== v48 ==
// UT_TOP
module UT_TOP (
    clk, 
    rst_n, 
    in_valid, 
    in_time,
    out_valid, 
    out_display, 
    out_day
);
Settings: LEC_CHECK=0, CAP_MARGIN=20, CORE_MARGIN=7, CORE_UTILIZATION=64, MIN_ROUTING_LAYER=met1, PLACE_DENSITY_LB_ADDON=0.05, SETUP_SLACK_MARGIN=-0.73, SLEW_MARGIN=20; clock period 12.1 ns.
run.sh (not shown) runs the stock make flow with config.mk's settings and CLKGATE_MAP_FILE=.
In v48 the implementation completed, yet the final layout does not meet the checks, the culprit being negative setup slack.
[inputs] v37 vs v48
- an added PLACE_DENSITY of 0.86
- a deleted PLACE_DENSITY_LB_ADDON that had been 0.05
- a change of CORE_UTILIZATION from 64 to 17
--- outcome ---
- Layout checks on v37: not met. Flow itself completed; violations: negative setup slack.
- The more densely filled core belongs to v48, not v37.
- v37 against v48: area inside the core boundary went up; clock skew up 0.011 ns; final cell area excluding filler cells +about 7%; non-filler instance count after layout rose by about 33%.
Relative to v37, the following input files were edited for v47:
- removing PLACE_DENSITY (formerly 0.86)
- changing CORE_MARGIN from 7 to 2
- removing SETUP_SLACK_MARGIN (formerly -0.73)
- removing MIN_ROUTING_LAYER (formerly met1)
- changing CORE_UTILIZATION from 17 to 40
- changing the clock period (ns, I/O delays scaled along) from 12.1 to 12.2
[summary]
Changes observed in v47 relative to v37: number of well taps fell 665; area of the chip now smaller.
On relative area change from synthesis to final layout: v47 sits below v37.
Between v37 and v47, cell depth of the worst setup path decreased.
| area taken by multi-input logic gates | v47 vs v37 | ≈ equal |
Compared to v37, v47 shows a wider setup margin.
Comparing v37 and v47, the higher total routing resource utilization after global routing was measured on v47.
Across v37 and v47, no clean finish was achieved.

Starting RTL as in the previous note.
clock: 7.54 ns
lec_check: 0
cap_margin: 20
core_margin: 2
core_utilization: 72
cts_cluster_diameter: 338
cts_cluster_size: 61
place_density_lb_addon: 0.0
setup_slack_margin: 2.21
slew_margin: 20
The starting point failed in clock tree synthesis (4_1_cts) (DPL-0033).
Next try:
ABC_AREA = 1   (was not set)
CORE_UTILIZATION = 70   (was 72)
CTS_CLUSTER_DIAMETER = not set   (was 338)
CTS_CLUSTER_SIZE = not set   (was 61)
PLACE_DENSITY_LB_ADDON = 0.16   (was 0.0)
SETUP_SLACK_MARGIN = not set   (was 2.21)
clock period = 13.2 ns   (was 7.54 ns; I/O delays follow)
Effect: This time the run failed in global routing (5_1_grt), error GRT-0232. Synthesized area shrinks by 3.2%. Die size shrinks by 0.47%. Synthesized cell count grows by 10%.

Starting RTL as in the previous note.
Settings: LEC_CHECK=0, ABC_AREA=0, CAP_MARGIN=15, CELL_PAD_IN_SITES_DETAIL_PLACEMENT=1, CORE_ASPECT_RATIO=1.8, CORE_MARGIN=2, CORE_UTILIZATION=17, CTS_CLUSTER_SIZE=54, GPL_ROUTABILITY_DRIVEN=0, GPL_TIMING_DRIVEN=0, HOLD_SLACK_MARGIN=0.27, MIN_ROUTING_LAYER=met2, PLACE_DENSITY_LB_ADDON=0.05, SLEW_MARGIN=10; clock period 12.9 ns.
The baseline reached the layout checks and failed them: negative setup slack.
Then changed:
Settings changed: ABC_AREA 0 to unset, CAP_MARGIN 15 to 20, CELL_PAD_IN_SITES_DETAIL_PLACEMENT 1 to unset, CORE_ASPECT_RATIO 1.8 to unset, CORE_UTILIZATION 17 to 68, CTS_CLUSTER_SIZE 54 to unset, GPL_ROUTABILITY_DRIVEN 0 to unset, GPL_TIMING_DRIVEN 0 to unset, HOLD_SLACK_MARGIN 0.27 to unset, MIN_ROUTING_LAYER met2 to unset, PLACE_DENSITY_LB_ADDON 0.05 to unset, SLEW_MARGIN 10 to 20, TNS_END_PERCENT set to 5.
Clock period 12.9 ns to 14.4 ns, I/O delays scaled along.
The new run completed, yet does not pass: negative setup slack.
Register-to-register slack gets better by 1800 ps.
Worst hold slack is worse by 38 ps.
Wire length is lower by 39%.
Then changed:
Settings changed: CORE_UTILIZATION 68 to 65, TNS_END_PERCENT 5 to unset.
Clock period 14.4 ns to 13.2 ns, I/O delays scaled along.
=> The new run finished but failed the layout checks on negative setup slack; setup slack degrades by 640 ps; die size grows by about 4.5%; routed wire length rises by 1.5%; global-route usage increases by 0.92 points; hold slack gets better by 15 ps; count of clock-buffer cells in the layout is unchanged; cell area grows by about 4.7%.
Then changed:
Settings changed: CORE_UTILIZATION 65 to 60, MIN_ROUTING_LAYER set to met1, PLACE_DENSITY_LB_ADDON set to 0.05, SETUP_SLACK_MARGIN set to -0.73.
Clock period 13.2 ns to 13.3 ns, I/O delays scaled along.
=> The changed run reached the layout checks and failed them: negative setup slack. Worst setup slack is better by 160 ps. First-iteration DRC count shrinks by 20%. Wire length shrinks by 4.5%. Clock skew is about the same. Global-route usage shrinks by 5.6 points.
Then changed:
Settings changed: CORE_UTILIZATION 60 to 40, MIN_ROUTING_LAYER met1 to unset, PLACE_DENSITY_LB_ADDON 0.05 to unset, SETUP_SLACK_MARGIN -0.73 to unset.
Clock period 13.3 ns to 15.0 ns, I/O delays scaled along.
- This time the run completed without violations
- worst hold slack loses 46 ps
- routed wire length decreases by 2.9%
- area after synthesis is unchanged
- via count goes down by 7.0%
- clock-buffer cell count rose by 1
- non-clock buffer count came out lower by 152
- cell area drops by 5.0%
- critical path depth is lower by 2
